### flow/config.mk
export PLATFORM = sky130hd
export DESIGN_NAME = fadd_sub
export DESIGN_NICKNAME = fadd_sub
export VERILOG_FILES = /design/flow/design.v
export SDC_FILE = /design/flow/constraint.sdc
export NUM_CORES = 4
export LEC_CHECK = 0
export ABC_AREA = 1
export CAP_MARGIN = 20
export CORE_MARGIN = 2
export CORE_UTILIZATION = 67
export SLEW_MARGIN = 20
### flow/constraint.sdc
create_clock -name core_clock -period 7.36 [get_ports {clk_i}]
set_input_delay 1.4720 -clock core_clock [delete_from_list [all_inputs] [get_ports {clk_i}]]
set_output_delay 1.4720 -clock core_clock [all_outputs]
set_load 0.01 [all_outputs]
### flow/design.v
/*verilator lint_off UNUSEDSIGNAL*/
/*verilator lint_off MULTITOP*/
/*verilator lint_off WIDTH*//*verilator lint_off LATCH*/
module fadd_sub(
  input logic        clk_i,
  input logic [31:0] operand_a,
  input logic [31:0] operand_b,
  output logic[31:0] result_o
);
  logic [7:0]  a_exponent, b_exponent;             
  logic [7:0]  result_exponent;
  logic [23:0] a_mantissa, b_mantissa;             
  logic [24:0] result_mantissa;
  logic        a_sign, b_sign, result_sign;        
  logic [23:0] tmp_mantissa;
  logic [7:0]  in_e, out_e;
  logic [24:0] in_m, out_m;
  logic [7:0]  diff;
always_ff@(posedge(clk_i))
begin
  a_sign <= operand_a[31];
  b_sign <= operand_b[31];
  if(operand_a[30:23]==0)
    begin
      a_exponent <= (operand_a[22:0] != 0)? 8'b00000001 : 8'b00000000;
      a_mantissa <= {1'b0,operand_a[22:0]};
    end
  else
    begin
      a_exponent <= operand_a[30:23];
      a_mantissa <= {1'b1,operand_a[22:0]};
    end
  if(operand_b[30:23]==0)
    begin
      b_exponent <= (operand_b[22:0] != 0)? 8'b00000001 : 8'b00000000;
      b_mantissa <= {1'b0,operand_b[22:0]};
    end
  else
    begin
      b_exponent <= operand_b[30:23];
      b_mantissa <= {1'b1,operand_b[22:0]};
    end
end
always_comb
begin
  diff         = 8'd0;
  tmp_mantissa = 24'd0;
  if(a_exponent == b_exponent)
    begin
      result_exponent = a_exponent;
      if(a_sign == b_sign)                                                     
        begin
          result_sign           = a_sign;
          result_mantissa       = a_mantissa + b_mantissa;
        end
      else                                                                    
        begin
          if(a_mantissa > b_mantissa)
            begin
              result_sign     = a_sign;
              result_mantissa = a_mantissa - b_mantissa;
            end
          else
            begin
              result_sign     = b_sign;
              result_mantissa = b_mantissa - a_mantissa;
            end
        end
    end
  else                                                                               
    begin
      if(a_exponent > b_exponent)
        begin
          result_sign     = a_sign;
          result_exponent = a_exponent;
          diff            = a_exponent - b_exponent;
          tmp_mantissa    = b_mantissa >> diff;
          if(a_sign == b_sign)
            result_mantissa = a_mantissa + tmp_mantissa;
          else
            result_mantissa = a_mantissa - tmp_mantissa;
        end
      else
        begin
          result_sign      = b_sign;
          result_exponent  = b_exponent;
          diff             = b_exponent - a_exponent;
          tmp_mantissa     = a_mantissa >> diff;
          if(a_sign == b_sign)
            result_mantissa  = b_mantissa + tmp_mantissa;
          else
            result_mantissa  = b_mantissa - tmp_mantissa;
        end
    end
  if(result_mantissa[24]==1)
    begin
      result_exponent = result_exponent + 8'd1;
      result_mantissa = result_mantissa >> 1;
    end
  result_o = {result_sign, result_exponent, result_mantissa[22:0]};
end
endmodule
### flow/run.sh
#!/bin/bash
# the make line also repeats each setting of config.mk as NAME=value (left out here)
make -C /OpenROAD-flow-scripts/flow DESIGN_CONFIG=/design/flow/config.mk WORK_HOME=/design/flow/orfs CLKGATE_MAP_FILE= finish
==> deck_impl_summary.md, run 1 <==
Key Metrics from the Run

Yosys
  – Synthesized netlist net count: 2122
  – Cell with the most instances after synthesis: sky130_fd_sc_hd__nand2_1
  – Most used standard cells in the synthesized netlist: sky130_fd_sc_hd__nand2_1, sky130_fd_sc_hd__nand3_1, sky130_fd_sc_hd__inv_1
  – Yosys top cell area share: 0.198
  – Tally of unique sky130hd cells used after synthesis: 51
  – Chip Area, Yosys: 11200 µm²
  – Leading cell types by total area after synthesis: sky130_fd_sc_hd__nand2_1, sky130_fd_sc_hd__ha_1, sky130_fd_sc_hd__dfxtp_1
  – Combined area of all synthesized cells: 11200 µm²
  – Number of enable flip-flop cells: 0
  – Arithmetic-cell share of the synthesized area counting full adders, half adders and majority gates: 0.137
  – Seq/Total Area, Yosys: 0.118
  – Fraction of the mapped netlist area in compound gates: 0.168
  – Count of mapped cells out of synthesis: 1938
  – Dominant comb cell: simple AND/OR/NAND/NOR gates
  – Largest area contributor in the synthesized netlist: sky130_fd_sc_hd__nand2_1
  – Commonest register cell after synthesis: sky130_fd_sc_hd__dfxtp_1
  – Area fraction in xor and xnor cells: 0.0854
  – Number of cell instances after yosys synthesis: 1938
  – Mux share of post-synthesis cell area: 0.000894
  – Number of warning messages in the yosys log: 1
  – Synthesized area divided by synthesized cell count: 5.78 µm²
  – And+or+nand+nor area frac: 0.375
  – Post-synthesis sequential element count: 66
  – Async set or reset register ratio after synthesis: 0

Clock network
  – Total number of clock tree sinks: 66
  – H-tree depth reported by CTS: 3
  – Largest buffer count on any clock path: 2
  – Root Buffer Master: sky130_fd_sc_hd__clkbuf_16
  – TritonCTS buffer count: 9

Placement
  – Gp weighted congestion: 1.14
  – Count of buffers from port buffering: 96
  – Post-detail-place hpwl: 34400 µm
  – Placed Cells incl. Taps: 2383

Floorplan
  – Count of pins on the block boundary: 97
  – Number of placement rows: 47
  – Chip Area: 17800 µm²
  – Core area: 16500 µm²
  – Die boundary width: 133 µm
  – Floorplan-stage core utilization: 0.680
  – Chip height: 133 µm

Outcome
  – Halt Reason: [ERROR GRT-0116] Global routing finished with congestion. Check the congestion regions in the DRC Viewer.
  – Stopping stage: global routing
  – Run status: stopped before the end

Global routing
  – Global route overflow: 234
  – Overall track demand over capacity in global routing: 0.869
[per-layer routing]
layer | GRT usage | overflow
met4 | 0.936 | 98
met3 | 0.752 | 0
met5 | 0.322 | 0
met2 | 1.01 | 135
met1 | 0.844 | 1
[metrics by stage]
stage               utilization  setup slack (ns)  power [mW]  area, µm²  hold slack, ns
floorplan                     -             0.152        2.48      11200            1.50
global placement          0.835            -0.941        4.06      13800            1.92
detailed placement        0.835             -1.25        4.13      13800            1.92
CTS                       0.956            -0.251        5.51      15700            1.57
[repair_timing]
item	4_1_cts
pin swaps	59
gates cloned	11
setup endpoints to repair	31
setup buffers	73
gates resized	370
hold buffers	0
==> run 2: changes to the inputs <==
Settings changed: ABC_AREA 1 to not set, CORE_UTILIZATION 67 to 65, CTS_CLUSTER_DIAMETER set to 50, SETUP_SLACK_MARGIN set to -0.13, TNS_END_PERCENT set to 5.
Clock period 7.36 ns to 8.27 ns, I/O delays scaled along.
==> deck_impl_summary.md, run 2 <==
Key Metrics from the Run

Yosys
  – Cell with the most instances after synthesis: sky130_fd_sc_hd__nand2_1 (unchanged)
  – Arithmetic-cell share of the synthesized area counting full adders, half adders and majority gates: 0.147 (was 0.137)
  – Commonest register cell after synthesis: sky130_fd_sc_hd__dfxtp_1 (unchanged)
  – Largest area contributor in the synthesized netlist: sky130_fd_sc_hd__ha_1 (was sky130_fd_sc_hd__nand2_1)
  – Post-synthesis sequential element count: 66 (unchanged)
  – And+or+nand+nor area frac: 0.201 (was 0.375)
  – Synthesized netlist net count: 1586 (was 2122)
  – Number of cell instances after yosys synthesis: 1402 (was 1938)
  – Chip Area, Yosys: 10400 µm² (was 11200 µm²)
  – Dominant comb cell: AND-OR/OR-AND gates (was simple AND/OR/NAND/NOR gates)
  – Tally of unique sky130hd cells used after synthesis: 85 (was 51)
  – Yosys top cell area share: 0.136 (was 0.198)
  – Most used standard cells in the synthesized netlist: sky130_fd_sc_hd__nand2_1, sky130_fd_sc_hd__a21oi_1, sky130_fd_sc_hd__inv_1 (was sky130_fd_sc_hd__nand2_1, sky130_fd_sc_hd__nand3_1, sky130_fd_sc_hd__inv_1)
  – Fraction of the mapped netlist area in compound gates: 0.257 (was 0.168)
  – Number of warning messages in the yosys log: 1 (unchanged)
  – Number of enable flip-flop cells: 0 (unchanged)
  – Combined area of all synthesized cells: 10400 µm² (was 11200 µm²)
  – Seq/Total Area, Yosys: 0.127 (was 0.118)
  – Async set or reset register ratio after synthesis: 0 (unchanged)
  – Mux share of post-synthesis cell area: 0.121 (was 0.000894)
  – Synthesized area divided by synthesized cell count: 7.43 µm² (was 5.78 µm²)
  – Area fraction in xor and xnor cells: 0.0649 (was 0.0854)
  – Count of mapped cells out of synthesis: 1402 (was 1938)
  – Leading cell types by total area after synthesis: sky130_fd_sc_hd__ha_1, sky130_fd_sc_hd__dfxtp_1, sky130_fd_sc_hd__a21oi_1 (was sky130_fd_sc_hd__nand2_1, sky130_fd_sc_hd__ha_1, sky130_fd_sc_hd__dfxtp_1)

Clock network
  – Largest buffer count on any clock path: 2 (unchanged)
  – Root Buffer Master: sky130_fd_sc_hd__clkbuf_16 (unchanged)
  – H-tree depth reported by CTS: 3 (unchanged)
  – Total number of clock tree sinks: 66 (unchanged)
  – TritonCTS buffer count: 9 (unchanged)
  – CTS Hold Buffers Added: 0 (unchanged)

Placement
  – Placed Cells incl. Taps: 1886 (was 2383)
  – Count of buffers from port buffering: 96 (unchanged)
  – Gp weighted congestion: 1.12 (was 1.14)
  – Placed Instance Area: 13400 µm² (was 13800 µm²)
  – Post-detail-place hpwl: 34900 µm (was 34400 µm)
  – Worst slack at placement: -1.20 ns (was -1.25 ns)

Floorplan
  – Die boundary width: 131 µm (was 133 µm)
  – Count of pins on the block boundary: 97 (unchanged)
  – Core area: 15800 µm² (was 16500 µm²)
  – Floorplan-stage core utilization: 0.660 (was 0.680)
  – Chip height: 131 µm (was 133 µm)
  – Number of placement rows: 46 (was 47)
  – Chip Area: 17000 µm² (was 17800 µm²)

Global routing
  – Global route overflow: 168
  – Overall track demand over capacity in global routing: 0.799

Outcome
  – Halt Reason: [ERROR GRT-0232] Routing congestion too high. Check the congestion heatmap in the GUI. (was [ERROR GRT-0116] Global routing finished with congestion. Check the congestion regions in the DRC Viewer.)
  – Stopping stage: global routing (unchanged)
  – Run status: stopped before the end (unchanged)
-- run 2: timing repair --
action                     CTS
gates resized              189
buffers inserted            41
setup endpoints to repair   31
cloned                       2
pin swaps                   30
-- run 2: per-layer routing --
layer / track usage / GRT overflow
met4: 0.877 / 63
met5: 0.194 / 0
met2: 0.983 / 99
met1: 0.768 / 1
met3: 0.637 / 5
==> run 3: changes to the inputs <==
Settings changed: CAP_MARGIN 20 to 15, CORE_UTILIZATION 65 to 72, CTS_CLUSTER_DIAMETER 50 to 45, CTS_CLUSTER_SIZE set to 32, MAX_ROUTING_LAYER set to met5, SETUP_SLACK_MARGIN -0.13 to -0.12, SLEW_MARGIN 20 to 35, TNS_END_PERCENT 5 to 95.
Clock period 8.27 ns to 9.96 ns, I/O delays scaled along.
==> deck_impl_summary.md, run 3 <==
Key Metrics from the Run

Placement
  – Count of buffers from port buffering: 96 (unchanged)
  – Gp weighted congestion: 1.24 (was 1.12)
  – Placed Instance Area: 11800 µm² (was 13400 µm²)
  – Post-detail-place hpwl: 29600 µm (was 34900 µm)
  – Placed Cells incl. Taps: 1675 (was 1886)

Global routing
  – Global route overflow: 50
  – Overall track demand over capacity in global routing: 0.725

Yosys
  – Arithmetic-cell share of the synthesized area counting full adders, half adders and majority gates: 0.147 (unchanged)
  – Number of cell instances after yosys synthesis: 1402 (unchanged)
  – Async set or reset register ratio after synthesis: 0 (unchanged)
  – Number of enable flip-flop cells: 0 (unchanged)
  – Mux share of post-synthesis cell area: 0.121 (unchanged)
  – Synthesized area divided by synthesized cell count: 7.43 µm² (unchanged)
  – Synthesized netlist net count: 1586 (unchanged)
  – Tally of unique sky130hd cells used after synthesis: 85 (unchanged)
  – Dominant comb cell: AND-OR/OR-AND gates (unchanged)
  – Number of warning messages in the yosys log: 1 (unchanged)
  – Combined area of all synthesized cells: 10400 µm² (unchanged)
  – Commonest register cell after synthesis: sky130_fd_sc_hd__dfxtp_1 (unchanged)
  – Most used standard cells in the synthesized netlist: sky130_fd_sc_hd__nand2_1, sky130_fd_sc_hd__a21oi_1, sky130_fd_sc_hd__inv_1 (unchanged)
  – Leading cell types by total area after synthesis: sky130_fd_sc_hd__ha_1, sky130_fd_sc_hd__dfxtp_1, sky130_fd_sc_hd__a21oi_1 (unchanged)
  – Post-synthesis sequential element count: 66 (unchanged)
  – Seq/Total Area, Yosys: 0.127 (unchanged)
  – Largest area contributor in the synthesized netlist: sky130_fd_sc_hd__ha_1 (unchanged)
  – Area fraction in xor and xnor cells: 0.0649 (unchanged)
  – Cell with the most instances after synthesis: sky130_fd_sc_hd__nand2_1 (unchanged)
  – Yosys top cell area share: 0.136 (unchanged)
  – Fraction of the mapped netlist area in compound gates: 0.257 (unchanged)
  – Count of mapped cells out of synthesis: 1402 (unchanged)
  – Chip Area, Yosys: 10400 µm² (unchanged)
  – And+or+nand+nor area frac: 0.201 (unchanged)

Outcome
  – Stopping stage: global routing (unchanged)
  – Run status: stopped before the end (unchanged)
  – Halt Reason: [ERROR GRT-0232] Routing congestion too high. Check the congestion heatmap in the GUI. (unchanged)

Floorplan
  – Die boundary width: 124 µm (was 131 µm)
  – Core area: 14000 µm² (was 15800 µm²)
  – Count of pins on the block boundary: 97 (unchanged)
  – Chip Area: 15400 µm² (was 17000 µm²)
  – Number of placement rows: 43 (was 46)
  – Chip height: 124 µm (was 131 µm)
  – Floorplan-stage core utilization: 0.744 (was 0.660)

Clock network
  – Root Buffer Master: sky130_fd_sc_hd__clkbuf_16 (unchanged)
  – TritonCTS buffer count: 9 (unchanged)
  – H-tree depth reported by CTS: 3 (unchanged)
  – Largest buffer count on any clock path: 2 (unchanged)
  – Total number of clock tree sinks: 66 (unchanged)
run 3: per-layer routing:
metal  global-route usage  overflow
met1                0.728         0
met2                0.923        32
met3                0.550         0
met4                0.706        18
met5                0.101         0
run 3: through the flow:
stage | power (mW) | hold WS (ns) | setup WS [ns]
after detailed placement | 2.55 | 2.45 | -0.275
after global placement | 2.49 | 2.44 | 0.0595
after CTS | 3.00 | 2.09 | -0.127
after floorplan | 1.70 | 2.02 | 0.612
run 3: repair_timing:
| item | in CTS |
|---|---|
| buffers inserted | 10 |
| cloned | 2 |
| hold buffers | 0 |
| gates resized | 57 |
| endpoints found under the hold margin | 0 |
| pin swaps | 6 |
| setup endpoints to repair | 31 |
==> run 4: changes to the inputs <==
Settings changed: CTS_CLUSTER_DIAMETER 45 to 42, CTS_CLUSTER_SIZE 32 to 36, HOLD_SLACK_MARGIN set to 0.29, PLACE_DENSITY_LB_ADDON set to 0.0, SETUP_SLACK_MARGIN -0.12 to 2.54, SLEW_MARGIN 35 to 5.
Clock period 9.96 ns to 8.61 ns, I/O delays scaled along.
==> deck_impl_summary.md, run 4 <==
Key Metrics from the Run

Yosys
  – Area fraction in xor and xnor cells: 0.0649 (unchanged)
  – Fraction of the mapped netlist area in compound gates: 0.257 (unchanged)
  – And+or+nand+nor area frac: 0.201 (unchanged)
  – Yosys top cell area share: 0.136 (unchanged)
  – Dominant comb cell: AND-OR/OR-AND gates (unchanged)
  – Mux share of post-synthesis cell area: 0.121 (unchanged)
  – Number of enable flip-flop cells: 0 (unchanged)
  – Number of warning messages in the yosys log: 1 (unchanged)
  – Number of cell instances after yosys synthesis: 1402 (unchanged)
  – Combined area of all synthesized cells: 10400 µm² (unchanged)
  – Synthesized netlist net count: 1586 (unchanged)
  – Count of mapped cells out of synthesis: 1402 (unchanged)
  – Chip Area, Yosys: 10400 µm² (unchanged)
  – Async set or reset register ratio after synthesis: 0 (unchanged)
  – Tally of unique sky130hd cells used after synthesis: 85 (unchanged)
  – Post-synthesis sequential element count: 66 (unchanged)
  – Cell with the most instances after synthesis: sky130_fd_sc_hd__nand2_1 (unchanged)
  – Largest area contributor in the synthesized netlist: sky130_fd_sc_hd__ha_1 (unchanged)
  – Commonest register cell after synthesis: sky130_fd_sc_hd__dfxtp_1 (unchanged)
  – Leading cell types by total area after synthesis: sky130_fd_sc_hd__ha_1, sky130_fd_sc_hd__dfxtp_1, sky130_fd_sc_hd__a21oi_1 (unchanged)
  – Seq/Total Area, Yosys: 0.127 (unchanged)
  – Most used standard cells in the synthesized netlist: sky130_fd_sc_hd__nand2_1, sky130_fd_sc_hd__a21oi_1, sky130_fd_sc_hd__inv_1 (unchanged)
  – Arithmetic-cell share of the synthesized area counting full adders, half adders and majority gates: 0.147 (unchanged)
  – Synthesized area divided by synthesized cell count: 7.43 µm² (unchanged)

Floorplan
  – Die boundary width: 124 µm (unchanged)
  – Core area: 14000 µm² (unchanged)
  – Chip Area: 15400 µm² (unchanged)
  – Number of placement rows: 43 (unchanged)
  – Chip height: 124 µm (unchanged)
  – Floorplan-stage core utilization: 0.744 (unchanged)
  – Count of pins on the block boundary: 97 (unchanged)

Outcome
  – Stopping stage: clock tree synthesis (was global routing)
  – Halt Reason: [ERROR DPL-0038] Utilization greater than 100%, impossible to legalize (was [ERROR GRT-0232] Routing congestion too high. Check the congestion heatmap in the GUI.)
  – Run status: stopped before the end (unchanged)

Placement
  – Count of buffers from port buffering: 96 (unchanged)
  – Gp weighted congestion: 1.17 (was 1.24)
  – Post-detail-place hpwl: 40800 µm (was 29600 µm)
  – Placed Instance Area: 13400 µm² (was 11800 µm²)
  – Worst slack at placement: -1.27 ns (was -0.275 ns)
[run 4: per-stage QoR]
step / std cells / power, mW
2_1_floorplan: 1402 / 2.34
3_3_place_gp: 1837 / 3.71
3_5_place_dp: 1837 / 3.94
==> run 5: changes to the inputs <==
Settings changed: CTS_CLUSTER_DIAMETER 42 to 45, CTS_CLUSTER_SIZE 36 to 62, HOLD_SLACK_MARGIN 0.29 to not set, PLACE_DENSITY_LB_ADDON 0.0 to 0.25, SETUP_SLACK_MARGIN 2.54 to -0.12, SLEW_MARGIN 5 to 35, TNS_END_PERCENT 95 to 5.
Clock period 8.61 ns to 9.84 ns, I/O delays scaled along.
==> deck_impl_summary.md, run 5 <==
Key Metrics from the Run

Yosys
  – Cell with the most instances after synthesis: sky130_fd_sc_hd__nand2_1 (unchanged)
  – Yosys top cell area share: 0.136 (unchanged)
  – Synthesized netlist net count: 1586 (unchanged)
  – Most used standard cells in the synthesized netlist: sky130_fd_sc_hd__nand2_1, sky130_fd_sc_hd__a21oi_1, sky130_fd_sc_hd__inv_1 (unchanged)
  – Number of enable flip-flop cells: 0 (unchanged)
  – Synthesized area divided by synthesized cell count: 7.43 µm² (unchanged)
  – And+or+nand+nor area frac: 0.201 (unchanged)
  – Mux share of post-synthesis cell area: 0.121 (unchanged)
  – Seq/Total Area, Yosys: 0.127 (unchanged)
  – Fraction of the mapped netlist area in compound gates: 0.257 (unchanged)
  – Largest area contributor in the synthesized netlist: sky130_fd_sc_hd__ha_1 (unchanged)
  – Count of mapped cells out of synthesis: 1402 (unchanged)
  – Async set or reset register ratio after synthesis: 0 (unchanged)
  – Arithmetic-cell share of the synthesized area counting full adders, half adders and majority gates: 0.147 (unchanged)
  – Tally of unique sky130hd cells used after synthesis: 85 (unchanged)
  – Post-synthesis sequential element count: 66 (unchanged)
  – Area fraction in xor and xnor cells: 0.0649 (unchanged)
  – Number of cell instances after yosys synthesis: 1402 (unchanged)
  – Combined area of all synthesized cells: 10400 µm² (unchanged)
  – Commonest register cell after synthesis: sky130_fd_sc_hd__dfxtp_1 (unchanged)
  – Chip Area, Yosys: 10400 µm² (unchanged)
  – Leading cell types by total area after synthesis: sky130_fd_sc_hd__ha_1, sky130_fd_sc_hd__dfxtp_1, sky130_fd_sc_hd__a21oi_1 (unchanged)
  – Dominant comb cell: AND-OR/OR-AND gates (unchanged)
  – Number of warning messages in the yosys log: 1 (unchanged)

Floorplan
  – Chip Area: 15400 µm² (unchanged)
  – Core area: 14000 µm² (unchanged)
  – Number of placement rows: 43 (unchanged)
  – Floorplan-stage core utilization: 0.744 (unchanged)
  – Chip height: 124 µm (unchanged)
  – Count of pins on the block boundary: 97 (unchanged)
  – Die boundary width: 124 µm (unchanged)

Placement
  – Worst slack at placement: -0.269 ns (was -1.27 ns)
  – Post-detail-place hpwl: 30700 µm (was 40800 µm)
  – Gp weighted congestion: 1.23 (was 1.17)
  – Count of buffers from port buffering: 96 (unchanged)
  – Placed Cells incl. Taps: 1709 (was 1837)

Clock network
  – Root Buffer Master: sky130_fd_sc_hd__clkbuf_16
  – CTS Hold Buffers Added: 0
  – TritonCTS buffer count: 9
  – Largest buffer count on any clock path: 2
  – Total number of clock tree sinks: 66
  – H-tree depth reported by CTS: 3

Outcome
  – Run status: stopped before the end (unchanged)
  – Halt Reason: [ERROR GRT-0232] Routing congestion too high. Check the congestion heatmap in the GUI. (was [ERROR DPL-0038] Utilization greater than 100%, impossible to legalize)
  – Stopping stage: global routing (was clock tree synthesis)

Global routing
  – Overall track demand over capacity in global routing: 0.783
  – Global route overflow: 151
-- run 5: per-stage QoR --
step                      instance area [µm²]  power, mW
after floorplan                         10400       1.72
after global placement                  12100       2.62
after detailed placement                12100       2.70
after CTS                               12500       3.04
-- run 5: layer usage --
| layer | GRT overflow | track usage |
|---|---|---|
| met2 | 83 | 0.958 |
| met4 | 60 | 0.857 |
| met3 | 6 | 0.615 |
| met1 | 2 | 0.763 |
| met5 | 0 | 0.173 |
-- run 5: timing repair --
item / 4_1_cts
gates resized: 66
endpoints found under the setup margin: 31
pin swaps: 5
setup buffers: 8
==> run 6: changes to the inputs <==
Settings changed: ABC_AREA set to 1, CAP_MARGIN 15 to 20, CORE_MARGIN 2 to 7, CORE_UTILIZATION 72 to 38, CTS_CLUSTER_DIAMETER 45 to 187, CTS_CLUSTER_SIZE 62 to 100, MAX_ROUTING_LAYER met5 to not set, PLACE_DENSITY_LB_ADDON 0.25 to 0.3, SETUP_SLACK_MARGIN -0.12 to not set, SLEW_MARGIN 35 to 20, TNS_END_PERCENT 5 to 15.
Clock period 9.84 ns to 12.0 ns, I/O delays scaled along.
==> deck_impl_summary.md, run 6 <==
Run Summary

Worst setup path
  – Sort of element at the end of the critical path: primary output
  – Worst setup path category: reg2out
  – CP Depth: 42
  – Critical Path End: result_o[20]
  – Count of buffer and inverter cells on the critical path: 7
  – Launch point of the worst path: a_exponent[0]
  – Master of the slowest instance on the critical path: sky130_fd_sc_hd__buf_4
  – Data arrival time of the worst path: 8.74 ns
  – Critical-path maximum fanout: 53
  – Crit path largest cell delay: 0.49 ns
  – Data required time at the worst endpoint: 9.60 ns
  – Cell family with most CP delay: simple AND/OR/NAND/NOR gates
  – Crit start category: flop
  – CP dominant cell by count: sky130_fd_sc_hd__nand2_1

Detailed routing
  – Remaining number of nets flagged by the antenna check after routing: 0
  – Via-per-instance ratio: 5.47
  – Vias: 12.8k
  – Detailed-route wire length per cell: 18.4 µm
  – Antenna diode count: 0
  – Number of DRC violations after detailed routing: 0
  – Iteration-0 DRC count of the detailed router: 1456
  – DRT Wirelength: 43200 µm
  – Number of iterations in the first detailed-routing pass: 6

Power and ir drop
  – Power share of the combinational group: 0.793
  – Leakage power: 6.55 nW
  – Clock share of power: 0.111
  – NetSw: 1.38 mW
  – Worst-case vdd ir drop: 0.226 mV
  – Clk power: 0.282 mW
  – Switching power as a share of total power: 0.539
  – Biggest consumer: combinational logic
  – Part of the total power dissipated in sequential elements: 0.096
  – Design internal power: 1.18 mW
  – Comb group: 2.02 mW
  – Sequential cell power: 0.246 mW
  – Power per cell area: 203 nW/µm²

Yosys
  – Synthesized area divided by synthesized cell count: 5.78 µm² (was 7.43 µm²)
  – Number of cell instances after yosys synthesis: 1938 (was 1402)
  – Post-synthesis sequential element count: 66 (unchanged)
  – Cell with the most instances after synthesis: sky130_fd_sc_hd__nand2_1 (unchanged)
  – Chip Area, Yosys: 11200 µm² (was 10400 µm²)
  – Arithmetic-cell share of the synthesized area counting full adders, half adders and majority gates: 0.137 (was 0.147)
  – Synthesized netlist net count: 2122 (was 1586)
  – Dominant comb cell: simple AND/OR/NAND/NOR gates (was AND-OR/OR-AND gates)
  – Most used standard cells in the synthesized netlist: sky130_fd_sc_hd__nand2_1, sky130_fd_sc_hd__nand3_1, sky130_fd_sc_hd__inv_1 (was sky130_fd_sc_hd__nand2_1, sky130_fd_sc_hd__a21oi_1, sky130_fd_sc_hd__inv_1)
  – Number of enable flip-flop cells: 0 (unchanged)
  – Leading cell types by total area after synthesis: sky130_fd_sc_hd__nand2_1, sky130_fd_sc_hd__ha_1, sky130_fd_sc_hd__dfxtp_1 (was sky130_fd_sc_hd__ha_1, sky130_fd_sc_hd__dfxtp_1, sky130_fd_sc_hd__a21oi_1)
  – Mux share of post-synthesis cell area: 0.000894 (was 0.121)
  – Tally of unique sky130hd cells used after synthesis: 51 (was 85)
  – And+or+nand+nor area frac: 0.375 (was 0.201)
  – Largest area contributor in the synthesized netlist: sky130_fd_sc_hd__nand2_1 (was sky130_fd_sc_hd__ha_1)
  – Fraction of the mapped netlist area in compound gates: 0.168 (was 0.257)
  – Number of warning messages in the yosys log: 1 (unchanged)
  – Yosys top cell area share: 0.198 (was 0.136)
  – Count of mapped cells out of synthesis: 1938 (was 1402)
  – Combined area of all synthesized cells: 11200 µm² (was 10400 µm²)
  – Seq/Total Area, Yosys: 0.118 (was 0.127)
  – Async set or reset register ratio after synthesis: 0 (unchanged)
  – Commonest register cell after synthesis: sky130_fd_sc_hd__dfxtp_1 (unchanged)
  – Area fraction in xor and xnor cells: 0.0854 (was 0.0649)

Floorplan
  – Chip Area: 34500 µm² (was 15400 µm²)
  – Floorplan-stage core utilization: 0.388 (was 0.744)
  – Number of placement rows: 62 (was 43)
  – Core area: 28900 µm² (was 14000 µm²)
  – Chip height: 186 µm (was 124 µm)
  – Die boundary width: 186 µm (was 124 µm)
  – Count of pins on the block boundary: 97 (unchanged)

Worst hold path
  – Worst hold path cell count: 1
  – Start point of the worst min-delay path: operand_a[31]
  – Min-Delay Endpoint: a_sign
  – Tightest Hold Check Type: in2reg

Clock network
  – CTS Hold Buffers Added: 0 (unchanged)
  – Root Buffer Master: sky130_fd_sc_hd__clkbuf_16 (unchanged)
  – TritonCTS buffer count: 9 (unchanged)
  – TritonCTS clock tree: done
  – Total number of clock tree sinks: 66 (unchanged)
  – Clock slew at reported path FFs: 0.06 ns
  – H-tree depth reported by CTS: 3 (unchanged)
  – Largest buffer count on any clock path: 2 (unchanged)

Placement
  – Placed Instance Area: 12300 µm² (was 12100 µm²)
  – Count of buffers from port buffering: 96 (unchanged)
  – Post-detail-place hpwl: 35000 µm (was 30700 µm)
  – Gp weighted congestion: 0.976 (was 1.23)

STA
  – Fin. Hold Viols: 0
  – Total negative slack: 0 ns
  – RSZ-0062 raised after global routing: no
  – Maximum clock frequency: 0.0898 GHz
  – Share of the cycle needed by the critical path after routing: 0.928
  – Headroom to the max-slew limit: 0.296
  – Finish-stage setup viols: 0
  – Number of max-slew violations in the final report: 0
  – Transition time of the tightest slew-check pin: 1.05 ns
  – Final worst path period need: 11.14 ns

Global routing
  – Maximum number of pins on one net before global-route repair: 54
  – Overall track demand over capacity in global routing: 0.246
  – Wire length of the first global-routing pass: 66800 µm
  – Initial antenna violation count: 1
  – Global route overflow: 0
  – Number of global-route vias before repair: 12.0k

Layout
  – Growth of design area from synthesis to finish: 12.4%
  – Net count, final: 2142
  – Summed area of non-filler cells in the final layout: 12600 µm²

Job
  – MaxCap Viol Count: 0
  – Total tool warning count: 81

Outcome
  – Run status: no timing/DRC/antenna violations (was stopped before the end)
==> run 6: final cells by class <==
cell class	count	area (µm²)
timing repair buffer	109	1060
tap	384	480
fill	3142	16300
multi-input combinational	1554	8590
clock inverter	6	72.6
inverter	218	821
sequential	66	1320
clock buffer	10	239
==> run 6: stage by stage <==
stage	worst slack (ns)	power (mW)	std cells	hold slack [ns]	util
final	0.860	2.55	2347	2.51	0.436
after global routing	0.192	2.76	2347	2.51	0.436
after CTS	0.734	2.52	2347	2.50	0.435
after detailed placement	1.15	2.22	2331	2.88	0.425
after global placement	1.28	2.22	2331	2.86	0.425
after floorplan	3.86	1.52	1938	2.43	-
==> run 6: metal layers <==
layer,share of wire,vias to the layer above,track usage
met5,0,-,0
met4,0.044,0,0.108
met3,0.084,81,0.0465
met2,0.43,590,0.388
met1,0.44,5826,0.326
li1,-,6351,-
==> run 6: what timing repair did <==
item,in CTS,in global routing
endpoints found under the setup margin,0,28
buffers inserted,0,0
gates resized,0,2
endpoints found under the hold margin,0,0
==> run 7: changes to the inputs <==
Settings changed: ABC_AREA 1 to not set, CAP_MARGIN 20 to 15, CORE_MARGIN 7 to 2, CORE_UTILIZATION 38 to 66, CTS_CLUSTER_DIAMETER 187 to 44, CTS_CLUSTER_SIZE 100 to 62, MAX_ROUTING_LAYER set to met5, PLACE_DENSITY_LB_ADDON 0.3 to not set, SLEW_MARGIN 20 to 35, TNS_END_PERCENT 15 to 95.
Clock period 12.0 ns to 9.59 ns, I/O delays scaled along.
==> deck_impl_summary.md, run 7 <==
Key Metrics from the Run

Placement
  – Gp weighted congestion: 1.17 (was 0.976)
  – Post-detail-place hpwl: 32400 µm (was 35000 µm)
  – Count of buffers from port buffering: 96 (unchanged)

Yosys
  – Dominant comb cell: AND-OR/OR-AND gates (was simple AND/OR/NAND/NOR gates)
  – Largest area contributor in the synthesized netlist: sky130_fd_sc_hd__ha_1 (was sky130_fd_sc_hd__nand2_1)
  – Seq/Total Area, Yosys: 0.127 (was 0.118)
  – Fraction of the mapped netlist area in compound gates: 0.257 (was 0.168)
  – Cell with the most instances after synthesis: sky130_fd_sc_hd__nand2_1 (unchanged)
  – Tally of unique sky130hd cells used after synthesis: 85 (was 51)
  – Arithmetic-cell share of the synthesized area counting full adders, half adders and majority gates: 0.147 (was 0.137)
  – Post-synthesis sequential element count: 66 (unchanged)
  – Combined area of all synthesized cells: 10400 µm² (was 11200 µm²)
  – Mux share of post-synthesis cell area: 0.121 (was 0.000894)
  – Leading cell types by total area after synthesis: sky130_fd_sc_hd__ha_1, sky130_fd_sc_hd__dfxtp_1, sky130_fd_sc_hd__a21oi_1 (was sky130_fd_sc_hd__nand2_1, sky130_fd_sc_hd__ha_1, sky130_fd_sc_hd__dfxtp_1)
  – Async set or reset register ratio after synthesis: 0 (unchanged)
  – Number of cell instances after yosys synthesis: 1402 (was 1938)
  – Number of warning messages in the yosys log: 1 (unchanged)
  – Number of enable flip-flop cells: 0 (unchanged)
  – Count of mapped cells out of synthesis: 1402 (was 1938)
  – Chip Area, Yosys: 10400 µm² (was 11200 µm²)
  – Most used standard cells in the synthesized netlist: sky130_fd_sc_hd__nand2_1, sky130_fd_sc_hd__a21oi_1, sky130_fd_sc_hd__inv_1 (was sky130_fd_sc_hd__nand2_1, sky130_fd_sc_hd__nand3_1, sky130_fd_sc_hd__inv_1)
  – Commonest register cell after synthesis: sky130_fd_sc_hd__dfxtp_1 (unchanged)
  – Synthesized netlist net count: 1586 (was 2122)
  – Yosys top cell area share: 0.136 (was 0.198)
  – And+or+nand+nor area frac: 0.201 (was 0.375)
  – Synthesized area divided by synthesized cell count: 7.43 µm² (was 5.78 µm²)
  – Area fraction in xor and xnor cells: 0.0649 (was 0.0854)

Outcome
  – Halt Reason: [ERROR GRT-0232] Routing congestion too high. Check the congestion heatmap in the GUI.
  – Stopping stage: global routing
  – Run status: stopped before the end (was no timing/DRC/antenna violations)

Clock network
  – CTS Hold Buffers Added: 0 (unchanged)
  – Root Buffer Master: sky130_fd_sc_hd__clkbuf_16 (unchanged)
  – Total number of clock tree sinks: 66 (unchanged)
  – H-tree depth reported by CTS: 3 (unchanged)
  – Largest buffer count on any clock path: 2 (unchanged)
  – TritonCTS buffer count: 9 (unchanged)

Global routing
  – Overall track demand over capacity in global routing: 0.706
  – Global route overflow: 15

Floorplan
  – Floorplan-stage core utilization: 0.680 (was 0.388)
  – Count of pins on the block boundary: 97 (unchanged)
  – Die boundary width: 130 µm (was 186 µm)
  – Core area: 15300 µm² (was 28900 µm²)
  – Chip Area: 16800 µm² (was 34500 µm²)
  – Chip height: 130 µm (was 186 µm)
  – Number of placement rows: 45 (was 62)
==> run 7: stage by stage <==
stage               total power [mW]  setup slack [ns]  std cells   util  area [µm²]
floorplan                       1.76             0.316       1402      -       10400
global placement                2.80            -0.179       1803  0.823       12600
detailed placement              2.88            -0.692       1804  0.823       12600
CTS                             3.49           -0.0960       1866  0.881       13500
==> run 7: what timing repair did <==
item                       in CTS
gates cloned                    3
buffers inserted               44
setup endpoints to repair      31
gates resized                 195
pin swaps                      29
==> run 7: routing by layer <==
metal | GRT overflow | GRT usage
met1 | 1 | 0.708
met2 | 4 | 0.905
met3 | 0 | 0.502
met4 | 10 | 0.723
met5 | 0 | 0.150
==> run 8: changes to the inputs <==
Settings changed: CAP_MARGIN 15 to 40, CORE_MARGIN 2 to 10, CORE_UTILIZATION 66 to 43, CTS_CLUSTER_DIAMETER 44 to 179, CTS_CLUSTER_SIZE 62 to 99, PLACE_DENSITY set to 0.61, SETUP_SLACK_MARGIN set to -1.46, TNS_END_PERCENT 95 to 10.
Clock period 9.59 ns to 14.7 ns, I/O delays scaled along.
==> deck_impl_summary.md, run 8 <==
Run Summary

Outcome
  – Run status: no timing/DRC/antenna violations (was stopped before the end)

Power and ir drop
  – Design internal power: 1.00 mW
  – Part of the total power dissipated in sequential elements: 0.106
  – Comb group: 1.50 mW
  – Power per cell area: 164 nW/µm²
  – Clock share of power: 0.125
  – Leakage power: 5.22 nW
  – Sequential cell power: 0.207 mW
  – NetSw: 0.943 mW
  – Clk power: 0.244 mW
  – Power share of the combinational group: 0.768
  – Worst-case vdd ir drop: 0.185 mV
  – Switching power as a share of total power: 0.484
  – Biggest consumer: combinational logic

Worst setup path
  – Master of the slowest instance on the critical path: sky130_fd_sc_hd__o21a_4
  – Sort of element at the end of the critical path: primary output
  – Data required time at the worst endpoint: 11.76 ns
  – Crit path largest cell delay: 0.73 ns
  – CP Depth: 35
  – Worst setup path category: reg2out
  – Count of buffer and inverter cells on the critical path: 5
  – Crit start category: flop
  – Critical Path End: result_o[30]
  – Launch point of the worst path: a_exponent[3]
  – Data arrival time of the worst path: 9.98 ns
  – Cell family with most CP delay: AND-OR/OR-AND gates
  – Critical-path maximum fanout: 67

Floorplan
  – Die boundary width: 176 µm (was 130 µm)
  – Chip Area: 30800 µm² (was 16800 µm²)
  – Number of placement rows: 56 (was 45)
  – Chip height: 176 µm (was 130 µm)
  – Core area: 23700 µm² (was 15300 µm²)
  – Floorplan-stage core utilization: 0.440 (was 0.680)
  – Count of pins on the block boundary: 97 (unchanged)

Worst hold path
  – Worst hold path cell count: 1
  – Start point of the worst min-delay path: operand_b[31]
  – Tightest Hold Check Type: in2reg
  – Min-Delay Endpoint: b_sign

Yosys
  – And+or+nand+nor area frac: 0.201 (unchanged)
  – Area fraction in xor and xnor cells: 0.0649 (unchanged)
  – Number of cell instances after yosys synthesis: 1402 (unchanged)
  – Commonest register cell after synthesis: sky130_fd_sc_hd__dfxtp_1 (unchanged)
  – Number of warning messages in the yosys log: 1 (unchanged)
  – Synthesized netlist net count: 1586 (unchanged)
  – Seq/Total Area, Yosys: 0.127 (unchanged)
  – Mux share of post-synthesis cell area: 0.121 (unchanged)
  – Async set or reset register ratio after synthesis: 0 (unchanged)
  – Most used standard cells in the synthesized netlist: sky130_fd_sc_hd__nand2_1, sky130_fd_sc_hd__a21oi_1, sky130_fd_sc_hd__inv_1 (unchanged)
  – Number of enable flip-flop cells: 0 (unchanged)
  – Fraction of the mapped netlist area in compound gates: 0.257 (unchanged)
  – Yosys top cell area share: 0.136 (unchanged)
  – Chip Area, Yosys: 10400 µm² (unchanged)
  – Combined area of all synthesized cells: 10400 µm² (unchanged)
  – Post-synthesis sequential element count: 66 (unchanged)
  – Cell with the most instances after synthesis: sky130_fd_sc_hd__nand2_1 (unchanged)
  – Tally of unique sky130hd cells used after synthesis: 85 (unchanged)
  – Largest area contributor in the synthesized netlist: sky130_fd_sc_hd__ha_1 (unchanged)
  – Leading cell types by total area after synthesis: sky130_fd_sc_hd__ha_1, sky130_fd_sc_hd__dfxtp_1, sky130_fd_sc_hd__a21oi_1 (unchanged)
  – Dominant comb cell: AND-OR/OR-AND gates (unchanged)
  – Arithmetic-cell share of the synthesized area counting full adders, half adders and majority gates: 0.147 (unchanged)
  – Count of mapped cells out of synthesis: 1402 (unchanged)
  – Synthesized area divided by synthesized cell count: 7.43 µm² (unchanged)

Clock network
  – Largest buffer count on any clock path: 2 (unchanged)
  – TritonCTS buffer count: 9 (unchanged)
  – Root Buffer Master: sky130_fd_sc_hd__clkbuf_16 (unchanged)
  – Total number of clock tree sinks: 66 (unchanged)
  – CTS Hold Buffers Added: 0 (unchanged)
  – H-tree depth reported by CTS: 3 (unchanged)
  – Count of instances resized after the clock tree is built: 0 (was 195)
  – TritonCTS clock tree: done
  – # Post-CTS Setup Buffers: 0 (was 44)
  – Clock slew at reported path FFs: 0.06 ns

STA
  – Worst Setup Slack, final: 1.78 ns
  – Share of the cycle needed by the critical path after routing: 0.879
  – Finish-stage setup viols: 0
  – Total negative slack: 0 ns
  – Final worst path period need: 12.92 ns
  – Maximum clock frequency: 0.0774 GHz
  – Headroom to the max-slew limit: 0.435
  – Fin. Hold Viols: 0
  – RSZ-0062 raised after global routing: no
  – Transition time of the tightest slew-check pin: 0.839 ns
  – Hold WS: 3.04 ns
  – Number of max-slew violations in the final report: 0

Detailed routing
  – Number of iterations in the first detailed-routing pass: 8
  – Via-per-instance ratio: 6.12
  – Antenna diode count: 0
  – DRT Wirelength: 39600 µm
  – Iteration-0 DRC count of the detailed router: 1090
  – Remaining number of nets flagged by the antenna check after routing: 0
  – Vias: 10.8k
  – Number of DRC violations after detailed routing: 0
  – Detailed-route wire length per cell: 22.4 µm

Global routing
  – Global route overflow: 0
  – Wire length of the first global-routing pass: 60000 µm
  – Maximum number of pins on one net before global-route repair: 68
  – Overall track demand over capacity in global routing: 0.245
  – Number of global-route vias before repair: 10.4k
  – Initial antenna violation count: 0

Placement
  – Count of buffers from port buffering: 96 (unchanged)
  – Worst slack at placement: 2.23 ns (was -0.692 ns)
  – Gp weighted congestion: 0.963 (was 1.17)
  – Placed Instance Area: 11500 µm² (was 12600 µm²)
  – Post-detail-place hpwl: 31800 µm (was 32400 µm)

Layout
  – Summed area of non-filler cells in the final layout: 11900 µm²
  – Growth of design area from synthesis to finish: 14.0%
  – Net count, final: 1630
  – Post-route core utilization: 0.501

Job
  – MaxCap Viol Count: 0
  – Total tool warning count: 81
==> run 8: per-stage QoR <==
step | power [mW] | instances
global route | 2.07 | 1770
CTS | 1.94 | 1770
finish | 1.95 | 1770
detailed placement | 1.68 | 1754
floorplan | 1.15 | 1402
global placement | 1.68 | 1752
==> run 8: area by class of cell <==
type,instances,area (µm²)
Multi-Input combinational cell,1138,8280
Clock inverter,5,85.1
Sequential cell,66,1320
Timing Repair Buffer,116,1110
Tap cell,319,399
Fill cell,2427,11800
Inverter,115,432
Clock buffer,11,243
==> run 8: layer usage <==
layer,up-vias,global-route usage,routed length (µm)
li1,5132,-,-
met1,5037,0.320,17300
met2,573,0.396,17700
met3,90,0.0427,3130
met4,0,0.0876,1500
met5,-,0,0
==> run 9: changes to the inputs <==
Settings changed: ABC_AREA set to 1, CAP_MARGIN 40 to 20, CORE_ASPECT_RATIO set to 0.5, CORE_MARGIN 10 to 2, CORE_UTILIZATION 43 to 72, CTS_CLUSTER_DIAMETER 179 to 358, CTS_CLUSTER_SIZE 99 to 95, MAX_ROUTING_LAYER met5 to not set, PLACE_DENSITY 0.61 to 0.41, SETUP_SLACK_MARGIN -1.46 to 1.22, SLEW_MARGIN 35 to 20.
Clock period 14.7 ns to 4.32 ns, I/O delays scaled along.
==> deck_impl_summary.md, run 9 <==
Key Metrics from the Run

Outcome
  – Run status: stopped before the end (was no timing/DRC/antenna violations)
  – Stopping stage: detailed placement
  – Halt Reason: [ERROR DPL-0038] Utilization greater than 100%, impossible to legalize

Yosys
  – Count of mapped cells out of synthesis: 1938 (was 1402)
  – Commonest register cell after synthesis: sky130_fd_sc_hd__dfxtp_1 (unchanged)
  – Area fraction in xor and xnor cells: 0.0854 (was 0.0649)
  – Mux share of post-synthesis cell area: 0.000894 (was 0.121)
  – Leading cell types by total area after synthesis: sky130_fd_sc_hd__nand2_1, sky130_fd_sc_hd__ha_1, sky130_fd_sc_hd__dfxtp_1 (was sky130_fd_sc_hd__ha_1, sky130_fd_sc_hd__dfxtp_1, sky130_fd_sc_hd__a21oi_1)
  – Number of enable flip-flop cells: 0 (unchanged)
  – Yosys top cell area share: 0.198 (was 0.136)
  – Chip Area, Yosys: 11200 µm² (was 10400 µm²)
  – Most used standard cells in the synthesized netlist: sky130_fd_sc_hd__nand2_1, sky130_fd_sc_hd__nand3_1, sky130_fd_sc_hd__inv_1 (was sky130_fd_sc_hd__nand2_1, sky130_fd_sc_hd__a21oi_1, sky130_fd_sc_hd__inv_1)
  – Number of warning messages in the yosys log: 1 (unchanged)
  – Post-synthesis sequential element count: 66 (unchanged)
  – Async set or reset register ratio after synthesis: 0 (unchanged)
  – Fraction of the mapped netlist area in compound gates: 0.168 (was 0.257)
  – Seq/Total Area, Yosys: 0.118 (was 0.127)
  – And+or+nand+nor area frac: 0.375 (was 0.201)
  – Number of cell instances after yosys synthesis: 1938 (was 1402)
  – Synthesized netlist net count: 2122 (was 1586)
  – Cell with the most instances after synthesis: sky130_fd_sc_hd__nand2_1 (unchanged)
  – Dominant comb cell: simple AND/OR/NAND/NOR gates (was AND-OR/OR-AND gates)
  – Tally of unique sky130hd cells used after synthesis: 51 (was 85)
  – Combined area of all synthesized cells: 11200 µm² (was 10400 µm²)
  – Synthesized area divided by synthesized cell count: 5.78 µm² (was 7.43 µm²)
  – Largest area contributor in the synthesized netlist: sky130_fd_sc_hd__nand2_1 (was sky130_fd_sc_hd__ha_1)
  – Arithmetic-cell share of the synthesized area counting full adders, half adders and majority gates: 0.137 (was 0.147)

Floorplan
  – Count of pins on the block boundary: 97 (unchanged)
  – Floorplan-stage core utilization: 0.732 (was 0.440)
  – Die boundary width: 180 µm (was 176 µm)
  – Chip Area: 16600 µm² (was 30800 µm²)
  – Chip height: 92.2 µm (was 176 µm)
  – Number of placement rows: 32 (was 56)
  – Core area: 15300 µm² (was 23700 µm²)

Placement
  – Count of buffers from port buffering: 96 (unchanged)
  – Gp weighted congestion: 1.18 (was 0.963)
-- run 9: per-stage QoR --
| step | hold WS, ns | instances | worst slack, ns | power (mW) | setup TNS (ns) |
|---|---|---|---|---|---|
| after floorplan | 0.892 | 1938 | -1.83 | 4.32 | -54.65 |
| after global placement | 1.32 | 2588 | -2.90 | 7.01 | -87.80 |
==> run 10: changes to the inputs <==
Settings changed: CORE_ASPECT_RATIO 0.5 to 0.7, CTS_CLUSTER_DIAMETER 358 to 392, CTS_CLUSTER_SIZE 95 to 11, PLACE_DENSITY 0.41 to 0.36, SETUP_SLACK_MARGIN 1.22 to 2.32, TNS_END_PERCENT 10 to 5.
Clock period 4.32 ns to 9.65 ns, I/O delays scaled along.
==> deck_impl_summary.md, run 10 <==
Key Metrics from the Run

Floorplan
  – Chip Area: 16600 µm² (about the same)
  – Core area: 15400 µm² (was 15300 µm²)
  – Floorplan-stage core utilization: 0.729 (was 0.732)
  – Number of placement rows: 38 (was 32)
  – Chip height: 108 µm (was 92.2 µm)
  – Count of pins on the block boundary: 97 (unchanged)
  – Die boundary width: 153 µm (was 180 µm)

Clock network
  – H-tree depth reported by CTS: 3
  – Root Buffer Master: sky130_fd_sc_hd__clkbuf_16
  – TritonCTS buffer count: 9
  – Largest buffer count on any clock path: 2
  – Total number of clock tree sinks: 66

Yosys
  – Number of enable flip-flop cells: 0 (unchanged)
  – Cell with the most instances after synthesis: sky130_fd_sc_hd__nand2_1 (unchanged)
  – Chip Area, Yosys: 11200 µm² (unchanged)
  – And+or+nand+nor area frac: 0.375 (unchanged)
  – Mux share of post-synthesis cell area: 0.000894 (unchanged)
  – Fraction of the mapped netlist area in compound gates: 0.168 (unchanged)
  – Leading cell types by total area after synthesis: sky130_fd_sc_hd__nand2_1, sky130_fd_sc_hd__ha_1, sky130_fd_sc_hd__dfxtp_1 (unchanged)
  – Seq/Total Area, Yosys: 0.118 (unchanged)
  – Dominant comb cell: simple AND/OR/NAND/NOR gates (unchanged)
  – Arithmetic-cell share of the synthesized area counting full adders, half adders and majority gates: 0.137 (unchanged)
  – Count of mapped cells out of synthesis: 1938 (unchanged)
  – Synthesized area divided by synthesized cell count: 5.78 µm² (unchanged)
  – Area fraction in xor and xnor cells: 0.0854 (unchanged)
  – Synthesized netlist net count: 2122 (unchanged)
  – Largest area contributor in the synthesized netlist: sky130_fd_sc_hd__nand2_1 (unchanged)
  – Number of cell instances after yosys synthesis: 1938 (unchanged)
  – Combined area of all synthesized cells: 11200 µm² (unchanged)
  – Tally of unique sky130hd cells used after synthesis: 51 (unchanged)
  – Number of warning messages in the yosys log: 1 (unchanged)
  – Post-synthesis sequential element count: 66 (unchanged)
  – Yosys top cell area share: 0.198 (unchanged)
  – Async set or reset register ratio after synthesis: 0 (unchanged)
  – Most used standard cells in the synthesized netlist: sky130_fd_sc_hd__nand2_1, sky130_fd_sc_hd__nand3_1, sky130_fd_sc_hd__inv_1 (unchanged)
  – Commonest register cell after synthesis: sky130_fd_sc_hd__dfxtp_1 (unchanged)

Placement
  – Post-detail-place hpwl: 30600 µm
  – Gp weighted congestion: 1.16 (was 1.18)
  – Worst slack at placement: 0.286 ns
  – Count of buffers from port buffering: 96 (unchanged)

Outcome
  – Stopping stage: global routing (was detailed placement)
  – Halt Reason: [ERROR GRT-0232] Routing congestion too high. Check the congestion heatmap in the GUI. (was [ERROR DPL-0038] Utilization greater than 100%, impossible to legalize)
  – Run status: stopped before the end (unchanged)

Global routing
  – Global route overflow: 168
  – Overall track demand over capacity in global routing: 0.827
[run 10: metal layers]
layer / overflow / GRT usage
met2: 95 / 0.974
met5: 0 / 0.432
met3: 4 / 0.676
met1: 3 / 0.821
met4: 66 / 0.876
[run 10: stage by stage]
stage / instances / instance area, µm²
CTS: 2237 / 13600
detailed placement: 2148 / 12100
global placement: 2148 / 12100
floorplan: 1938 / 11200
[run 10: timing repair]
action                     CTS
gates cloned                15
setup endpoints to repair   31
buffers inserted            58
hold buffers                 0
resized                    212
pin swaps                   70
==> run 11: changes to the inputs <==
Settings changed: ABC_AREA 1 to 0, CAP_MARGIN 20 to 0, CELL_PAD_IN_SITES_DETAIL_PLACEMENT set to 2, CORE_ASPECT_RATIO 0.7 to 1.46, CORE_MARGIN 2 to 10, CORE_UTILIZATION 72 to 40, CTS_CLUSTER_DIAMETER 392 to 192, CTS_CLUSTER_SIZE 11 to 31, GPL_TIMING_DRIVEN set to 0, HOLD_SLACK_MARGIN set to -0.09, MAX_ROUTING_LAYER set to met4, MIN_ROUTING_LAYER set to met1, PLACE_DENSITY 0.36 to 0.45, SETUP_SLACK_MARGIN 2.32 to -0.01, TNS_END_PERCENT 5 to not set.
Clock period 9.65 ns to 9.5 ns, I/O delays scaled along.
==> deck_impl_summary.md, run 11 <==
Key Metrics from the Run

Outcome
  – Run status: stopped before the end (unchanged)
  – Stopping stage: global routing (unchanged)

Yosys
  – Number of warning messages in the yosys log: 1 (unchanged)
  – And+or+nand+nor area frac: 0.201 (was 0.375)
  – Dominant comb cell: AND-OR/OR-AND gates (was simple AND/OR/NAND/NOR gates)
  – Synthesized area divided by synthesized cell count: 7.43 µm² (was 5.78 µm²)
  – Commonest register cell after synthesis: sky130_fd_sc_hd__dfxtp_1 (unchanged)
  – Mux share of post-synthesis cell area: 0.121 (was 0.000894)
  – Combined area of all synthesized cells: 10400 µm² (was 11200 µm²)
  – Fraction of the mapped netlist area in compound gates: 0.257 (was 0.168)
  – Leading cell types by total area after synthesis: sky130_fd_sc_hd__ha_1, sky130_fd_sc_hd__dfxtp_1, sky130_fd_sc_hd__a21oi_1 (was sky130_fd_sc_hd__nand2_1, sky130_fd_sc_hd__ha_1, sky130_fd_sc_hd__dfxtp_1)
  – Chip Area, Yosys: 10400 µm² (was 11200 µm²)
  – Yosys top cell area share: 0.136 (was 0.198)
  – Count of mapped cells out of synthesis: 1402 (was 1938)
  – Largest area contributor in the synthesized netlist: sky130_fd_sc_hd__ha_1 (was sky130_fd_sc_hd__nand2_1)
  – Area fraction in xor and xnor cells: 0.0649 (was 0.0854)
  – Seq/Total Area, Yosys: 0.127 (was 0.118)
  – Number of cell instances after yosys synthesis: 1402 (was 1938)
  – Most used standard cells in the synthesized netlist: sky130_fd_sc_hd__nand2_1, sky130_fd_sc_hd__a21oi_1, sky130_fd_sc_hd__inv_1 (was sky130_fd_sc_hd__nand2_1, sky130_fd_sc_hd__nand3_1, sky130_fd_sc_hd__inv_1)
  – Post-synthesis sequential element count: 66 (unchanged)
  – Async set or reset register ratio after synthesis: 0 (unchanged)
  – Arithmetic-cell share of the synthesized area counting full adders, half adders and majority gates: 0.147 (was 0.137)
  – Cell with the most instances after synthesis: sky130_fd_sc_hd__nand2_1 (unchanged)
  – Synthesized netlist net count: 1586 (was 2122)
  – Tally of unique sky130hd cells used after synthesis: 85 (was 51)
  – Number of enable flip-flop cells: 0 (unchanged)

Clock network
  – Largest buffer count on any clock path: 2 (unchanged)
  – TritonCTS buffer count: 9 (unchanged)
  – H-tree depth reported by CTS: 3 (unchanged)
  – CTS Hold Buffers Added: 0 (unchanged)
  – Total number of clock tree sinks: 66 (unchanged)
  – Root Buffer Master: sky130_fd_sc_hd__clkbuf_16 (unchanged)

Floorplan
  – Number of placement rows: 71 (was 38)
  – Core area: 25800 µm² (was 15400 µm²)
  – Floorplan-stage core utilization: 0.404 (was 0.729)
  – Chip height: 215 µm (was 108 µm)
  – Die boundary width: 154 µm (was 153 µm)
  – Count of pins on the block boundary: 97 (unchanged)
  – Chip Area: 33000 µm² (was 16600 µm²)

Placement
  – Count of buffers from port buffering: 96 (unchanged)
  – Gp weighted congestion: 1.01 (was 1.16)
  – Placed Instance Area: 11800 µm² (was 12100 µm²)
  – Post-detail-place hpwl: 43300 µm (was 30600 µm)
run 11: timing repair:
| item | in CTS |
|---|---|
| pin swaps | 37 |
| setup endpoints to repair | 31 |
| cloned | 3 |
| setup buffers | 49 |
| gates resized | 259 |
run 11: metrics by stage:
stage / instances / util / setup slack [ns] / TNS, ns
floorplan: 1402 / - / 0.244 / 0
global placement: 1826 / 0.457 / -1.84 / -50.32
detailed placement: 1827 / 0.459 / -2.12 / -59.21
CTS: 1892 / 0.508 / -0.454 / -11.96
==> run 12: changes to the inputs <==
Settings changed: ABC_AREA 0 to not set, CAP_MARGIN 0 to 20, CELL_PAD_IN_SITES_DETAIL_PLACEMENT 2 to not set, CORE_ASPECT_RATIO 1.46 to not set, CORE_MARGIN 10 to 2, CTS_CLUSTER_DIAMETER 192 to not set, CTS_CLUSTER_SIZE 31 to not set, GPL_TIMING_DRIVEN 0 to not set, HOLD_SLACK_MARGIN -0.09 to not set, MAX_ROUTING_LAYER met4 to not set, MIN_ROUTING_LAYER met1 to not set, PLACE_DENSITY 0.45 to not set, SETUP_SLACK_MARGIN -0.01 to 1.51.
Clock period 9.5 ns to 11.7 ns, I/O delays scaled along.
==> deck_impl_summary.md, run 12 <==
Run Summary

Power and ir drop
  – Clock share of power: 0.110
  – Power per cell area: 211 nW/µm²
  – Leakage power: 5.75 nW
  – Worst-case vdd ir drop: 0.251 mV
  – Clk power: 0.305 mW
  – Part of the total power dissipated in sequential elements: 0.094
  – Power share of the combinational group: 0.795
  – Sequential cell power: 0.260 mW
  – NetSw: 1.33 mW
  – Comb group: 2.20 mW
  – Power after layout: 2.76 mW
  – Switching power as a share of total power: 0.483
  – Biggest consumer: combinational logic
  – Design internal power: 1.43 mW

Floorplan
  – Number of placement rows: 59 (was 71)
  – Count of pins on the block boundary: 97 (unchanged)
  – Core area: 25800 µm² (about the same)
  – Die boundary width: 165 µm (was 154 µm)
  – Floorplan-stage core utilization: 0.403 (was 0.404)
  – Chip height: 165 µm (was 215 µm)
  – Chip Area: 27300 µm² (was 33000 µm²)

Worst setup path
  – Sort of element at the end of the critical path: primary output
  – Cell family with most CP delay: AND-OR/OR-AND gates
  – CP dominant cell by count: sky130_fd_sc_hd__buf_4
  – Data required time at the worst endpoint: 9.36 ns
  – CP Depth: 38
  – Master of the slowest instance on the critical path: sky130_fd_sc_hd__or4_4
  – Count of buffer and inverter cells on the critical path: 11
  – Data arrival time of the worst path: 7.76 ns
  – Launch point of the worst path: a_exponent[0]
  – Critical Path End: result_o[17]
  – Crit path largest cell delay: 0.55 ns
  – Crit start category: flop
  – Worst setup path category: reg2out
  – Critical-path maximum fanout: 7

STA
  – RSZ-0062 raised after global routing: yes
  – Worst Setup Slack, final: 1.60 ns
  – Transition time of the tightest slew-check pin: 1.13 ns
  – Maximum clock frequency: 0.0990 GHz
  – Number of max-slew violations in the final report: 0
  – Hold WS: 2.43 ns
  – Headroom to the max-slew limit: 0.244
  – Share of the cycle needed by the critical path after routing: 0.864
  – Fin. Hold Viols: 0
  – Finish-stage setup viols: 0
  – Total negative slack: 0 ns
  – Final worst path period need: 10.10 ns

Global routing
  – Maximum number of pins on one net before global-route repair: 56
  – Initial antenna violation count: 0
  – Wire length of the first global-routing pass: 62100 µm
  – Overall track demand over capacity in global routing: 0.298
  – Number of global-route vias before repair: 10.7k
  – Global route overflow: 0

Yosys
  – Arithmetic-cell share of the synthesized area counting full adders, half adders and majority gates: 0.147 (unchanged)
  – Seq/Total Area, Yosys: 0.127 (unchanged)
  – Chip Area, Yosys: 10400 µm² (unchanged)
  – Post-synthesis sequential element count: 66 (unchanged)
  – Combined area of all synthesized cells: 10400 µm² (unchanged)
  – Leading cell types by total area after synthesis: sky130_fd_sc_hd__ha_1, sky130_fd_sc_hd__dfxtp_1, sky130_fd_sc_hd__a21oi_1 (unchanged)
  – Fraction of the mapped netlist area in compound gates: 0.257 (unchanged)
  – Most used standard cells in the synthesized netlist: sky130_fd_sc_hd__nand2_1, sky130_fd_sc_hd__a21oi_1, sky130_fd_sc_hd__inv_1 (unchanged)
  – Cell with the most instances after synthesis: sky130_fd_sc_hd__nand2_1 (unchanged)
  – Synthesized netlist net count: 1586 (unchanged)
  – Count of mapped cells out of synthesis: 1402 (unchanged)
  – And+or+nand+nor area frac: 0.201 (unchanged)
  – Area fraction in xor and xnor cells: 0.0649 (unchanged)
  – Async set or reset register ratio after synthesis: 0 (unchanged)
  – Yosys top cell area share: 0.136 (unchanged)
  – Dominant comb cell: AND-OR/OR-AND gates (unchanged)
  – Commonest register cell after synthesis: sky130_fd_sc_hd__dfxtp_1 (unchanged)
  – Tally of unique sky130hd cells used after synthesis: 85 (unchanged)
  – Largest area contributor in the synthesized netlist: sky130_fd_sc_hd__ha_1 (unchanged)
  – Synthesized area divided by synthesized cell count: 7.43 µm² (unchanged)
  – Number of warning messages in the yosys log: 1 (unchanged)
  – Number of enable flip-flop cells: 0 (unchanged)
  – Mux share of post-synthesis cell area: 0.121 (unchanged)
  – Number of cell instances after yosys synthesis: 1402 (unchanged)

Placement
  – Worst slack at placement: 0.537 ns (was -2.12 ns)
  – Count of buffers from port buffering: 96 (unchanged)
  – Post-detail-place hpwl: 31200 µm (was 43300 µm)
  – Gp weighted congestion: 0.948 (was 1.01)
  – Placed Cells incl. Taps: 1779 (was 1827)
  – Placed Instance Area: 11600 µm² (was 11800 µm²)

Layout
  – Net count, final: 1716
  – Fillers: 2526
  – Post-route core utilization: 0.508
  – Number of standard cells in the layout, taps in and fillers out: 1872
  – Summed area of non-filler cells in the final layout: 13100 µm²
  – Growth of design area from synthesis to finish: 26.0%

Clock network
  – TritonCTS clock tree: done
  – TritonCTS buffer count: 9 (unchanged)
  – Largest buffer count on any clock path: 2 (unchanged)
  – Root Buffer Master: sky130_fd_sc_hd__clkbuf_16 (unchanged)
  – H-tree depth reported by CTS: 3 (unchanged)
  – Clock slew at reported path FFs: 0.06 ns
  – Total number of clock tree sinks: 66 (unchanged)
  – CTS Hold Buffers Added: 0 (unchanged)

Detailed routing
  – Number of DRC violations after detailed routing: 0
  – Remaining number of nets flagged by the antenna check after routing: 0
  – Antenna diode count: 0
  – Via-per-instance ratio: 6.08
  – DRT Wirelength: 41700 µm
  – Number of iterations in the first detailed-routing pass: 7
  – Detailed-route wire length per cell: 22.3 µm
  – Iteration-0 DRC count of the detailed router: 1301
  – Vias: 11.4k

Worst hold path
  – Min-Delay Endpoint: b_sign
  – Tightest Hold Check Type: in2reg
  – Worst hold path cell count: 1
  – Start point of the worst min-delay path: operand_b[31]

Job
  – MaxCap Viol Count: 0
  – Total tool warning count: 82

Outcome
  – Run status: no timing/DRC/antenna violations (was stopped before the end)
[run 12: what timing repair did]
action / 4_1_cts / 5_1_grt
cloned: 4 / 1
buffers inserted: 47 / 25
endpoints found under the hold margin: 0 / 0
resized: 117 / 115
endpoints found under the setup margin: 31 / 31
pin swaps: 24 / 34
[run 12: routing by layer]
metal	vias up	GRT usage	routed length, µm
li1	5309	-	-
met1	5302	0.386	17400
met2	629	0.483	18500
met3	138	0.0592	3780
met4	0	0.127	2050
met5	-	0	0
[run 12: final cells by class]
class	count	area, µm²	share of cell area
Inverter	115	432	0.0329
Multi-Input combinational cell	1141	8850	0.674
Clock inverter	6	88.8	0.00677
Timing Repair Buffer	199	1770	0.135
Clock buffer	10	239	0.0182
Tap cell	335	419	0.0320
Sequential cell	66	1320	0.101
==> run 13: changes to the inputs <==
Settings changed: ABC_AREA set to 1, CORE_UTILIZATION 40 to 66, CTS_CLUSTER_SIZE set to 96, SETUP_SLACK_MARGIN 1.51 to not set.
Clock period 11.7 ns to 12.8 ns, I/O delays scaled along.
==> deck_impl_summary.md, run 13 <==
Run Summary

Worst hold path
  – Tightest Hold Check Type: in2reg (unchanged)
  – Start point of the worst min-delay path: operand_b[31] (unchanged)

Clock network
  – Clock slew at reported path FFs: 0.06 ns (about the same)
  – Count of instances resized after the clock tree is built: 0 (was 117)
  – TritonCTS buffer count: 9 (unchanged)
  – H-tree depth reported by CTS: 3 (unchanged)
  – CTS Hold Buffers Added: 0 (unchanged)

Global routing
  – Global route overflow: 0 (unchanged)
  – Initial antenna violation count: 0 (unchanged)
  – Maximum number of pins on one net before global-route repair: 51 (was 56)

STA
  – RSZ-0062 raised after global routing: no (was yes)
  – Finish-stage setup viols: 0 (unchanged)
  – Number of max-slew violations in the final report: 0 (unchanged)
  – Hold WS: 2.66 ns (was 2.43 ns)
  – Fin. Hold Viols: 0 (unchanged)
  – Share of the cycle needed by the critical path after routing: 0.931 (was 0.864)
  – Total negative slack: 0 ns (unchanged)
  – Worst Setup Slack, final: 0.883 ns (was 1.60 ns)

Outcome
  – Run status: no timing/DRC/antenna violations (unchanged)

Yosys
  – Count of mapped cells out of synthesis: 1938 (was 1402)
  – Arithmetic-cell share of the synthesized area counting full adders, half adders and majority gates: 0.137 (was 0.147)
  – And+or+nand+nor area frac: 0.375 (was 0.201)
  – Most used standard cells in the synthesized netlist: sky130_fd_sc_hd__nand2_1, sky130_fd_sc_hd__nand3_1, sky130_fd_sc_hd__inv_1 (was sky130_fd_sc_hd__nand2_1, sky130_fd_sc_hd__a21oi_1, sky130_fd_sc_hd__inv_1)
  – Fraction of the mapped netlist area in compound gates: 0.168 (was 0.257)
  – Tally of unique sky130hd cells used after synthesis: 51 (was 85)
  – Chip Area, Yosys: 11200 µm² (was 10400 µm²)
  – Number of warning messages in the yosys log: 1 (unchanged)
  – Post-synthesis sequential element count: 66 (unchanged)
  – Number of enable flip-flop cells: 0 (unchanged)
  – Synthesized netlist net count: 2122 (was 1586)
  – Leading cell types by total area after synthesis: sky130_fd_sc_hd__nand2_1, sky130_fd_sc_hd__ha_1, sky130_fd_sc_hd__dfxtp_1 (was sky130_fd_sc_hd__ha_1, sky130_fd_sc_hd__dfxtp_1, sky130_fd_sc_hd__a21oi_1)
  – Number of cell instances after yosys synthesis: 1938 (was 1402)

Worst setup path
  – Launch point of the worst path: a_exponent[6] (was a_exponent[0])
  – Worst setup path category: reg2out (unchanged)
  – Data arrival time of the worst path: 9.36 ns (was 7.76 ns)
  – Crit start category: flop (unchanged)
  – CP Depth: 39 (was 38)
  – Master of the slowest instance on the critical path: sky130_fd_sc_hd__nand2_2 (was sky130_fd_sc_hd__or4_4)
  – CP dominant cell by count: sky130_fd_sc_hd__nand2_1 (was sky130_fd_sc_hd__buf_4)
  – Crit path largest cell delay: 0.78 ns (was 0.55 ns)
  – Cell family with most CP delay: simple AND/OR/NAND/NOR gates (was AND-OR/OR-AND gates)

Detailed routing
  – DRT Wirelength: 40200 µm (was 41700 µm)
  – Met3 Wirelength: 5030 µm (was 3780 µm)
  – Highest routed metal layer: met4 (unchanged)
  – Vias: 13.5k (was 11.4k)
  – Antenna diode count: 0 (unchanged)
  – Number of iterations in the first detailed-routing pass: 6 (was 7)
  – Detailed-route wire length per cell: 18.5 µm (was 22.3 µm)
  – Number of DRC violations after detailed routing: 0 (unchanged)

Power and ir drop
  – Comb group: 1.90 mW (was 2.20 mW)
  – Power per cell area: 195 nW/µm² (was 211 nW/µm²)
  – Clock share of power: 0.115 (was 0.110)
  – Design internal power: 1.11 mW (was 1.43 mW)
  – Sequential cell power: 0.231 mW (was 0.260 mW)
  – Part of the total power dissipated in sequential elements: 0.096 (was 0.094)
  – Power after layout: 2.40 mW (was 2.76 mW)
  – Biggest consumer: combinational logic (unchanged)
  – NetSw: 1.29 mW (was 1.33 mW)
  – Clk power: 0.277 mW (was 0.305 mW)

Job
  – Total tool warning count: 83 (was 82)

Placement
  – Worst slack at placement: 1.61 ns (was 0.537 ns)
  – Count of buffers from port buffering: 96 (unchanged)
  – Gp weighted congestion: 1.07 (was 0.948)
  – Post-detail-place hpwl: 31600 µm (was 31200 µm)

Floorplan
  – Core area: 16600 µm² (was 25800 µm²)
  – Die boundary width: 134 µm (was 165 µm)
  – Count of pins on the block boundary: 97 (unchanged)
  – Chip Area: 18000 µm² (was 27300 µm²)

Layout
  – Growth of design area from synthesis to finish: 10.3% (was 26.0%)
  – Number of standard cells in the layout, taps in and fillers out: 2180 (was 1872)
  – Fillers: 1465 (was 2526)
## run 13: per-layer routing
layer / vias to the layer above / global-route usage
met5: - / 0
met4: 0 / 0.256
met3: 176 / 0.109
met2: 963 / 0.675
met1: 6025 / 0.548
li1: 6357 / -
## run 13: layout make-up
class,instances,area [µm²],share of cell area
multi-input cells,1554,8570,0.694
flip-flops and latches,66,1320,0.107
repair buffers,106,1040,0.0839
inverters,218,821,0.0665
well taps,220,275,0.0223
clock buffers,10,229,0.0185
clock inverters,6,91.3,0.00740
## run 13: metrics by stage
step / utilization / area [µm²]
floorplan: - / 11200
finish: 0.745 / 12300
CTS: 0.744 / 12300
global placement: 0.725 / 12000
detailed placement: 0.725 / 12000
global route: 0.745 / 12300
Power and IR drop assume default switching activity.
